Setup of run 1:
==> flow/design.v (excerpt) <==
module ALU(
input clk,
input [15:0]a,b,
input [3*8:0] op,
output  reg [31:0]out
    );
wire [15:0]z1,z2;
wire [31:0]z3;
reg [15:0] a1, a2, a3, b1, b2, b3;
reg [1:0] sel;
wire Cout;
always @(*)
if(  op == "" || op == "~" || op == "|" || op == "&" || op == "~&" || op == "~|" ||
     op == "^" || op == "~^" || op == ">>" || op == "<<" || op == "asr" || 
     op == "asl" || op == "ror" || op == "rol" || op == "cmp" )
 sel = 2'b00;
else if(op == "+" || op == "-")
    sel = 2'b01;
else if( op == "*" )
    sel = 2'b10;
else
    sel = 2'b00;
logical L(a1, b1, op, z1);
arithmetic AA1( a2,b2,op,z2,Cout);
multiplier M( clk,a3, b3, z3);
always @(*)
case(sel)
2'b00 : begin
        a1 = a;
        a2 = 0;
        a3 = 0;
        b1 = b;
        b2 = 0;
        b3 = 0;
        out[15:0] = z1;
        out[31:16] = 0;
        end
2'b01  : begin
        a1 = 0;
        a2 = a;
        a3 = 0;
        b1 = 0;
        b2 = b;
        b3 = 0;
        out[15:0] = z2;
        out[16] = Cout;
        out[31:17] = 0;
        end     
default :  begin
        a1 = 0;
        a2 = 0;
        a3 = a;
        b1 = 0;
        b2 = 0;
        b3 = b;
       out = z3;
        end            
endcase
endmodule
Size: ~3100 cells after synthesis, about 90 I/O pins, ~18000 um2 of cells after synthesis.
clock: 18.8 ns
lec_check: 0
abc_area: 1
cap_margin: 20
core_margin: 2
core_utilization: 72
cts_cluster_diameter: 94
cts_cluster_size: 100
place_density: 0.42
slew_margin: 20
tns_end_percent: 5
run.sh (not shown) runs the stock make flow with config.mk's settings and CLKGATE_MAP_FILE=.
Run 1 got as far as detailed placement (3_5_place_dp), where a tool error ended the run.
diff inputs: run 1 => run 2
Settings: CTS_CLUSTER_SIZE no longer set, was 100; CORE_UTILIZATION now 13, was 72; PLACE_DENSITY no longer set, was 0.42; CTS_CLUSTER_DIAMETER no longer set, was 94; ABC_AREA no longer set, was 1; TNS_END_PERCENT no longer set, was 5; the clock period (ns, I/O delays scaled along) now 35.4, was 18.8.
Notes after the runs:
- Run 1 → run 2: post-synthesis share of cell area spent on and-or and or-and gates saw an increase, area of the core saw an increase.
- On register area share after synthesis, run 2 and run 1 are neck and neck.
- Run 2 against run 1; number of rows in the core area is up by more than 100%.
- Diff run 1 -> run 2: synthesized cell count now smaller, area after synthesis now smaller.
- Compared with run 1, run 2 shows die size that has gone up by more than 100%.
- Run 2 did not stop at any stage, and its layout met the timing, design-rule and antenna checks.
- Die outline height in run 2 is about 130% above run 1.
- Compared with run 1, in run 2 parity-gate share of the synthesized area counting xor and xnor cells higher, chip area estimate from yosys synthesis lower.
--- input diff run 2..run 3 ---
Settings: a change of CORE_UTILIZATION from 13 to 58; an added SETUP_SLACK_MARGIN of 4.35; a change of the clock period (ns, I/O delays scaled along) from 35.4 to 15.0.
- Run 3 failed in global routing (5_1_grt) with GRT-0232.
- Run 3 against run 2: total cell area reported by yosys after synthesis closely matched the old numbers, fraction of synthesis flops using an asynchronous set or reset pin barely changed, cell total after placement -17%.
- Diff run 2..run 3 | number of hold-repair buffers added at the cts stage | unchanged
- Comparing run 3 and run 2, the lower number of gates given a new drive strength after cts was measured on run 2.
- Per the comparison of run 3 with run 2, total cell area at the placement stage increased 4500 um2, die area decreased 77%, post-place setup slack decreased 13.41 ns.
Input changes introduced in run 4 (baseline for comparison: run 3):
Settings: changing CORE_UTILIZATION from 58 to 61; changing SETUP_SLACK_MARGIN from 4.35 to 5.0; changing the clock period (ns, I/O delays scaled along) from 15.0 to 28.0.
## What came out
- Across run 3 and run 4, a clean result was obtained everywhere but in run 3.
- Run 4 -> run 3: total clock buffers created by CTS delta 0, exact match
- The die area in run 4 sits 4.8% below the value recorded for run 3.
- Comparing run 4 and run 3, the higher row count is on run 3.
- From run 3 to run 4, net count of the mapped netlist did not move at all.
- Share of the core filled by cells before placement: run 4 > run 3
- Relative to run 3, the post-CTS setup repair buffer count of run 4 is higher by about 60%.
- Reported for run 4 and run 3, total of flip-flops plus latches after synthesis turned out identical to the last digit.
Setup changes, run 4 to run 5
Settings: CTS_CLUSTER_DIAMETER newly set to 190; SETUP_SLACK_MARGIN removed (was 5.0); CORE_UTILIZATION changed from 61 to 70; CTS_CLUSTER_SIZE newly set to 93.
Results
- The final reports for run 5 and run 4 show worst IR drop on VDD higher in the former.
- Cmp run 5 and run 4 / static power due to leakage / higher: run 4
- Run 5 reports a lower die area than run 4 does.
- Per the comparison of run 5 with run 4, relative area change from synthesis to final layout decreased 21 points, core utilization decreased 3.2 points, post-cts repair resize count decreased 254, total global routing track utilization increased 1.1 points, cell depth of the worst setup path increased 3.
- Run 4 consumes less power than run 5.
- From run 4 to run 5, count of final max-slew check failures did not move at all.
- Run 4 tops out at a higher clock frequency than run 5.

* * *

Setup of north:
The RTL this note starts from:
==> flow/design.v <==
`timescale 1ns / 1ps
module logical(
input [15:0] a,b,
input [3*8:0] sel,
output reg [15:0] x
    );
 always@(*)
begin
    case(sel)
    "~": 
            x=~a;
    "|": 
            x=a|b;
    "&": 
            x=a&b;
    "~&": 
            x=~(a&b);
    "~|": 
            x=~(a|b);
    "^": 
            x=a^b;
    "~^": 
            x=~(a^b);
    "<<": 
            x=a<<1;
    ">>": 
            x=a>>1;
    "asl": 
            x={a[14:0],1'b0};
    "asr": 
            x={a[15],a[15:1]};
    "rol": 
            x={a[14:0],a[15]};
    "ror": 
            x={a[0],a[15:1]};  
    "cmp": 
            if(a>b)
                x=1;
             else if(a<b)
                x=16'hffff;
             else
                x=0;  
     default:
            x=0;
     endcase
end
endmodule
`timescale 1ns / 1ps
module arithmetic(
input [15:0] A,
input [15:0] B,
input [8:0] sel,
output reg [15:0] Sum,
output reg Cout
    );
wire [15:0] B_comp;
twos_comp TC(B,B_comp);
reg [15:0] b;
wire [15:0] S1;
wire c1;
adder A1( A, b, S1, c1);
always @(*)
case(sel)
"+" : begin
        b = B;
        Sum = S1;
        Cout = c1;
      end
"-" : begin
        b = B_comp;
        Sum = S1;
        Cout = 0;
      end       
default : begin
        b = B;
        Sum = 0;
        Cout = 0;
        end       
endcase 
endmodule
module adder(
input [15:0] A,
input [15:0] B,
output [15:0] Sum,
output Cout
    );
wire [2:0] cout_cla;
wire Cin;
assign Cin = 0;
carry_look_ahead CLA1(A[3:0],B[3:0], Cin, cout_cla[0]);
carry_look_ahead CLA2(A[7:4],B[7:4], cout_cla[0], cout_cla[1]);
carry_look_ahead CLA3(A[11:8],B[11:8], cout_cla[1], cout_cla[2] );  
carry_look_ahead CLA4(A[15:12],B[15:12], cout_cla[2], Cout );
ripple_carry_adder RCA1(A[3:0], B[3:0], Cin, Sum[3:0]);
ripple_carry_adder RCA2(A[7:4], B[7:4],cout_cla[0], Sum[7:4]);
ripple_carry_adder RCA3(A[11:8], B[11:8], cout_cla[1], Sum[11:8]);
ripple_carry_adder RCA4(A[15:12], B[15:12], cout_cla[2], Sum[15:12]);  
endmodule
module full_adder(
input a, b, cin,
output sum, cout
);
    assign sum = a ^ b ^ cin;
    assign cout = (a & b) | (b & cin) | (cin & a);
endmodule
module ripple_carry_adder(
    input [3:0] a, b,
    input cin,
    output [3:0] sum
);
    wire [3:0] c;
    full_adder FA1(a[0], b[0], cin, sum[0], c[0]);
    full_adder FA2(a[1], b[1], c[0], sum[1], c[1]);
    full_adder FA3(a[2], b[2], c[1], sum[2], c[2]);
    full_adder FA4(a[3], b[3], c[2], sum[3], c[3]);
endmodule
module carry_look_ahead(
input [3:0]a,b,
input Cin,
output Cout1);
wire [3:0]p,g;
assign p = a^b;
assign g = a&b;
assign Cout1 =  g[3] | (p[3] & g[2]) | (p[3] & p[2] & g[1]) | (p[3] & p[2] & p[1] & g[0]) | (p[3] & p[2] & p[1] & p[0] & Cin);
endmodule
module twos_comp(
input [15:0]B,
output [15:0]B_comp
);
assign B_comp = ~B + 1'b1;
endmodule
`timescale 1ns / 1ps
module multiplier( input clk, input[15:0]A1, B1, output reg [31:0] C);
integer i;
reg [31:0]A2;
reg [15:0]B2;
always@(posedge clk )
begin
		C=0;
		A2[15:0]=A1;
		A2[31:16]=0;
		B2=B1;
        for (i=0;i<16;i=i+1)
        begin
			if(B1[i]==1'b0)
			begin
				C=C+0;
			end
			else
			begin
				C=C+(A1<<i);
			end
		end
end
endmodule
`timescale 1ns / 1ps
module ALU(
input clk,
input [15:0]a,b,
input [3*8:0] op,
output  reg [31:0]out
    );
wire [15:0]z1,z2;
wire [31:0]z3;
reg [15:0] a1, a2, a3, b1, b2, b3;
reg [1:0] sel;
wire Cout;
always @(*)
if(  op == "" || op == "~" || op == "|" || op == "&" || op == "~&" || op == "~|" ||
     op == "^" || op == "~^" || op == ">>" || op == "<<" || op == "asr" || 
     op == "asl" || op == "ror" || op == "rol" || op == "cmp" )
 sel = 2'b00;
else if(op == "+" || op == "-")
    sel = 2'b01;
else if( op == "*" )
    sel = 2'b10;
else
    sel = 2'b00;
logical L(a1, b1, op, z1);
arithmetic AA1( a2,b2,op,z2,Cout);
multiplier M( clk,a3, b3, z3);
always @(*)
case(sel)
2'b00 : begin
        a1 = a;
        a2 = 0;
        a3 = 0;
        b1 = b;
        b2 = 0;
        b3 = 0;
        out[15:0] = z1;
        out[31:16] = 0;
        end
2'b01  : begin
        a1 = 0;
        a2 = a;
        a3 = 0;
        b1 = 0;
        b2 = b;
        b3 = 0;
        out[15:0] = z2;
        out[16] = Cout;
        out[31:17] = 0;
        end     
default :  begin
        a1 = 0;
        a2 = 0;
        a3 = a;
        b1 = 0;
        b2 = 0;
        b3 = b;
       out = z3;
        end            
endcase
endmodule
Settings: LEC_CHECK=0, CAP_MARGIN=20, CORE_MARGIN=2, CORE_UTILIZATION=72, CTS_CLUSTER_DIAMETER=364, CTS_CLUSTER_SIZE=32, HOLD_SLACK_MARGIN=0.25, PLACE_DENSITY=0.35, SETUP_SLACK_MARGIN=3.01, SLEW_MARGIN=20; clock period 10.6 ns.
No final results exist for north, since it was stopped by error DPL-0038 during 3_5_place_dp.
diff inputs: north => south
Settings: CORE_UTILIZATION now 58, was 72; HOLD_SLACK_MARGIN no longer set, was 0.25; TNS_END_PERCENT now 35, previously not set; CTS_CLUSTER_SIZE no longer set, was 32; PLACE_DENSITY no longer set, was 0.35; SETUP_SLACK_MARGIN no longer set, was 3.01; CTS_CLUSTER_DIAMETER no longer set, was 364; the clock period (ns, I/O delays scaled along) now 22.8, was 10.6.
- Between north and south, the count of library flops with an enable pin does not differ in any meaningful way.
- The flow ended early for south: it failed with a tool error in 5_1_grt.
- Between north and south, the flow reports y dimension of the die increasing by more than 10%.
- Per the comparison of south with north, starting utilization of the core area lost 14 points, die size picked up an extra about 24%, share of synthesized cell area in full adder, half adder and majority cells neither gained nor lost much.
- As far as number of input and output port buffers inserted goes, south and north are indistinguishable; the numbers are identical.
- Taking north as the reference, in south count of instantiated cells in the yosys netlist shows no meaningful change, synthesized cell count held, width of the chip grew by 18 um.
- When south is measured against north, its routability congestion estimate from global placement turns out 6.9% lower.
[inputs] east vs south
Settings: TNS_END_PERCENT: 35 -> unset; SETUP_SLACK_MARGIN: unset -> 3.58; CORE_UTILIZATION: 58 -> 66; the clock period (ns, I/O delays scaled along): 22.8 -> 28.0.
--- outcome ---
Seen in the log of east: GRT-0232 during 5_1_grt, after which the run never completed.
The die used by east is smaller than the one used by south.
Compared with south, east shows y dimension of the die that has gone down by a few percent.
Post-placement worst setup slack was lower in south than in east.
From south to east the numbers moved as follows: detailed placer's ending HPWL lower, placeable core region down 12%, global placer's final weighted congestion increased about 3.6%, area after synthesis was more or less identical.
east vs. south: number of gates given a new drive strength after cts saw an increase; row count saw a decrease; instance area at placement saw a decrease.
diff inputs: east => west
Settings: clearing SETUP_SLACK_MARGIN, which used to be 3.58; swapping 66 for 40 in CORE_UTILIZATION.
Results
Starting density of the core came out lower on west than on east. Min die size across west and east: east. Going from east to west, worst setup timing slack at the placement stage lower; count of buffers added by post-CTS timing repair for setup lower; chip area in the Yosys report roughly the same. From west to east, sequential element share of the synthesized area did not move at all. Simple-gate share of the synthesized area came out exactly the same in west and east. west finished end to end and its layout was clean on timing, DRC and antenna.
Setup changes, west to middle
Settings: an added GPL_TIMING_DRIVEN of 0; an added HOLD_SLACK_MARGIN of 0.01.
[summary]
Compared middle vs west, and instance area at placement is down in middle.
Met3 demand-to-capacity share in global routing: middle vs west up 0.92 points
Lower part of the total power dissipated in the clock network goes to west over middle.
Per the comparison of middle with west, least setup slack across all paths after layout went down; global routing usage on met1 picked up an extra 1.3 points; worst slew margin relative to its limit saw a decrease; final core utilization rose 1.9 points; maximum number of pins on one net before global-route repair shows a reduction of 22.
middle vs west, area growth from synthesis to layout went up by 4.6 points.
Filler cell count in middle is about 2.5% below west.
Across middle and west, the outcome is the same: a clean finish for every run.
No activity file was given, so power comes from the tool's default toggle rates.
